==> ember <==
// mipse
module mipse(
input clk, rst_n,
input [32-1:0] instr,
input [32-1:0] readdata,
output reg [32-1:0] pc,
output [32-1:0] aluout,
output [32-1:0] writedata,
output memwrite);
reg [32-1:0] pcplus4D ;
wire [32-1:0] pcplus4F ;
wire [32-1:0] pcbranchD ;
reg [32-1:0] instrD ;
wire stall;
wire btakenD;
assign pcplus4F = pc + 4;
always @(posedge clk or negedge rst_n)
begin 
   if(!rst_n) instrD <= 0;
   else if(!stall) instrD <= instr;
end
always @(posedge clk or negedge rst_n)
begin 
   if(!rst_n) pcplus4D <= 0;
   else if(!stall) pcplus4D <= pcplus4F;
end
always @(posedge clk or negedge rst_n)
begin 
   if(!rst_n) pc <= 0;
   else if(!stall & btakenD)
     pc <= pcbranchD;
   else if(!stall)
     pc <= pcplus4F;
end
wire [5-1:0] rsD, rdD, rtD, cadrW;
wire [6-1:0] opcodeD;
wire [5-1:0] shamtD;
wire [6-1:0] funcD;
wire sw_opD, addi_opD, lw_opD, alu_opD;
wire lui_opD, ori_opD, beq_opD, bne_opD, branchD;
wire grade_opD;
wire regwriteD, memtoregD;
wire [6-1:0] alucomD;
wire [16-1:0] immD;
reg [5-1:0] writeregW;
wire [32-1:0] rd1D, rd2D, rd1fD, rd2fD;
wire memwriteD;
wire slti_opD;
reg [5-1:0] rsE, rtE, rdE;
wire [32-1:0] signimmD;
reg [32-1:0] signimmE, rd1E, rd2E;
wire [32-1:0] resultW;
reg [6-1:0] alucomE;
reg regwriteE, memtoregE, alusrcE, regdstE;
reg memtoregM;
reg memwriteE;
reg regwriteW;
reg [5-1:0] writeregM;
reg regwriteM;
reg [32-1:0] aluoutM;
wire mult_opD;
reg mult_opE;
wire [32-1:0] multoutE;
reg grade_opE;
wire [2:0] gradeoutE;
reg slti_opE;
wire [5-1:0] writeregE;
wire lwstall, branchstall;
assign {opcodeD, rsD, rtD, rdD, shamtD, funcD} = instrD;
assign immD = instrD[16-1:0];
assign sw_opD = (opcodeD == 6'b101011);
assign lw_opD = (opcodeD == 6'b100011);
  ...
make LEC_CHECK=0 ABC_AREA=0 CAP_MARGIN=20 CELL_PAD_IN_SITES_DETAIL_PLACEMENT=0 CELL_PAD_IN_SITES_GLOBAL_PLACEMENT=0 CORE_ASPECT_RATIO=1.1 CORE_MARGIN=3 CORE_UTILIZATION=61 CTS_CLUSTER_SIZE=26 SLEW_MARGIN=20 TNS_END_PERCENT=90 finish   # period 5.5 ns
run.sh (not shown) runs the stock make flow with config.mk's settings and CLKGATE_MAP_FILE=.
==> willow (differences from ember) <==
ABC_AREA = not set   (was 0)
CELL_PAD_IN_SITES_DETAIL_PLACEMENT = not set   (was 0)
CELL_PAD_IN_SITES_GLOBAL_PLACEMENT = not set   (was 0)
CORE_ASPECT_RATIO = not set   (was 1.1)
CORE_MARGIN = 2   (was 3)
CORE_UTILIZATION = 58   (was 61)
CTS_CLUSTER_SIZE = 37   (was 26)
TNS_END_PERCENT = not set   (was 90)
==> flow/constraint.sdc (replaced) <==
create_clock -name core_clock -period 8.13 [get_ports {clk}]
set_input_delay 1.6260 -clock core_clock [delete_from_list [all_inputs] [get_ports {clk}]]
set_output_delay 1.6260 -clock core_clock [all_outputs]
set_load 0.01 [all_outputs]
==> comparison table <==
	willow	ember
Met3 wire len	35,100 µm	45,400 µm
Comb/total area	40.8%	40.4%
Run status	failed layout checks	failed layout checks
Reasons for failing layout checks	negative setup slack	negative setup slack
Number of optimization iterations in the first detailed-route pass	6	9
Hold crit path type	reg2reg	in2async
Worst setup slack after layout	-961 ps	-3530 ps
Height of the die	386 µm	397 µm
Max transition margin	27.3%	35.5%
Cell Count Post-Placement	8,663	8,783
FMAX	0.110 GHz	0.111 GHz
Met1 capacity usage during global routing	52.5%	56.0%
Area growth syn-to-layout	23.7%	27.1%
Period utilization	112%	164%
Post-placement worst setup slack	-1330 ps	-3910 ps
Fillers	9,801	7,585
Transition at the pin with the smallest max-transition slack	1090 ps	968 ps
Stages on worst setup path	36	33
Vias per inst	6.44	6.87
Net total in the final layout	8,711	8,957

========
==> inputs of run Z <==
Starting RTL as in the previous note.
// mipse
module mipse(
input clk, rst_n,
input [32-1:0] instr,
input [32-1:0] readdata,
output reg [32-1:0] pc,
output [32-1:0] aluout,
output [32-1:0] writedata,
output memwrite);
reg [32-1:0] pcplus4D ;
wire [32-1:0] pcplus4F ;
wire [32-1:0] pcbranchD ;
reg [32-1:0] instrD ;
wire stall;
wire btakenD;
assign pcplus4F = pc + 4;
always @(posedge clk or negedge rst_n)
begin 
   if(!rst_n) instrD <= 0;
   else if(!stall) instrD <= instr;
end
always @(posedge clk or negedge rst_n)
begin 
   if(!rst_n) pcplus4D <= 0;
   else if(!stall) pcplus4D <= pcplus4F;
end
always @(posedge clk or negedge rst_n)
begin 
   if(!rst_n) pc <= 0;
   else if(!stall & btakenD)
     pc <= pcbranchD;
   else if(!stall)
     pc <= pcplus4F;
end
wire [5-1:0] rsD, rdD, rtD, cadrW;
wire [6-1:0] opcodeD;
wire [5-1:0] shamtD;
wire [6-1:0] funcD;
wire sw_opD, addi_opD, lw_opD, alu_opD;
wire lui_opD, ori_opD, beq_opD, bne_opD, branchD;
wire grade_opD;
wire regwriteD, memtoregD;
wire [6-1:0] alucomD;
wire [16-1:0] immD;
reg [5-1:0] writeregW;
wire [32-1:0] rd1D, rd2D, rd1fD, rd2fD;
wire memwriteD;
wire slti_opD;
reg [5-1:0] rsE, rtE, rdE;
wire [32-1:0] signimmD;
reg [32-1:0] signimmE, rd1E, rd2E;
wire [32-1:0] resultW;
reg [6-1:0] alucomE;
reg regwriteE, memtoregE, alusrcE, regdstE;
reg memtoregM;
reg memwriteE;
reg regwriteW;
reg [5-1:0] writeregM;
reg regwriteM;
reg [32-1:0] aluoutM;
wire mult_opD;
reg mult_opE;
wire [32-1:0] multoutE;
reg grade_opE;
wire [2:0] gradeoutE;
reg slti_opE;
wire [5-1:0] writeregE;
wire lwstall, branchstall;
assign {opcodeD, rsD, rtD, rdD, shamtD, funcD} = instrD;
assign immD = instrD[16-1:0];
assign sw_opD = (opcodeD == 6'b101011);
assign lw_opD = (opcodeD == 6'b100011);
assign alu_opD = (opcodeD == 6'b000000) & (
		(funcD[5:3] == 3'b100)|(funcD == 6'b011000) );
assign mult_opD = (opcodeD == 6'b000000) & (funcD == 6'b011000);
assign addi_opD = (opcodeD == 6'b001000);
assign ori_opD = (opcodeD == 6'b001101);
assign lui_opD = (opcodeD == 6'b001111);
  ...
export LEC_CHECK = 0
export CAP_MARGIN = 20
export CORE_MARGIN = 2
export CORE_UTILIZATION = 58
export CTS_CLUSTER_SIZE = 36
export SLEW_MARGIN = 20
create_clock -name core_clock -period 8.17 [get_ports {clk}]
==> run C (differences from run Z) <==
Settings changed: CELL_PAD_IN_SITES_DETAIL_PLACEMENT from default to 2, CELL_PAD_IN_SITES_GLOBAL_PLACEMENT from default to 1, CORE_UTILIZATION 58 to 37, CTS_CLUSTER_DIAMETER from default to 25, CTS_CLUSTER_SIZE 36 to default, GPL_ROUTABILITY_DRIVEN from default to 1, GPL_TIMING_DRIVEN from default to 0, MIN_ROUTING_LAYER from default to met2, SLEW_MARGIN 20 to 25, TNS_END_PERCENT from default to 55.
==> flow/constraint.sdc (replaced) <==
create_clock -name core_clock -period 10.0 [get_ports {clk}]
set_input_delay 2.0000 -clock core_clock [delete_from_list [all_inputs] [get_ports {clk}]]
set_output_delay 2.0000 -clock core_clock [all_outputs]
set_load 0.01 [all_outputs]
==> run X (differences from run Z) <==
Settings changed: ABC_AREA from default to 0, CORE_UTILIZATION 58 to 66, SETUP_SLACK_MARGIN from default to 1.44.
==> flow/constraint.sdc (replaced) <==
create_clock -name core_clock -period 5.5 [get_ports {clk}]
set_input_delay 1.1000 -clock core_clock [delete_from_list [all_inputs] [get_ports {clk}]]
set_output_delay 1.1000 -clock core_clock [all_outputs]
set_load 0.01 [all_outputs]
==> run Y (differences from run Z) <==
Settings changed: CORE_UTILIZATION 58 to 28, CTS_CLUSTER_SIZE 36 to default.
==> flow/constraint.sdc (replaced) <==
create_clock -name core_clock -period 9.9 [get_ports {clk}]
set_input_delay 1.9800 -clock core_clock [delete_from_list [all_inputs] [get_ports {clk}]]
set_output_delay 1.9800 -clock core_clock [all_outputs]
set_load 0.01 [all_outputs]
==> results <==
Run X aborted during global routing. Run Z finished but fails on setup timing. Run Y finished clean. Run C failed in global routing.
In run Z the wire length is smaller than in run Y, by 1.5%.
Synthesized cell count is the same in run X and run Z.
Of run Z and run Y, run Z has the higher fmax (gap 4.4%, measured against run Y).
Against run Z, the clock-buffer cell count of run Y is higher by 5.
Register-to-register slack: run Y is higher than run Z (1.3 ns).
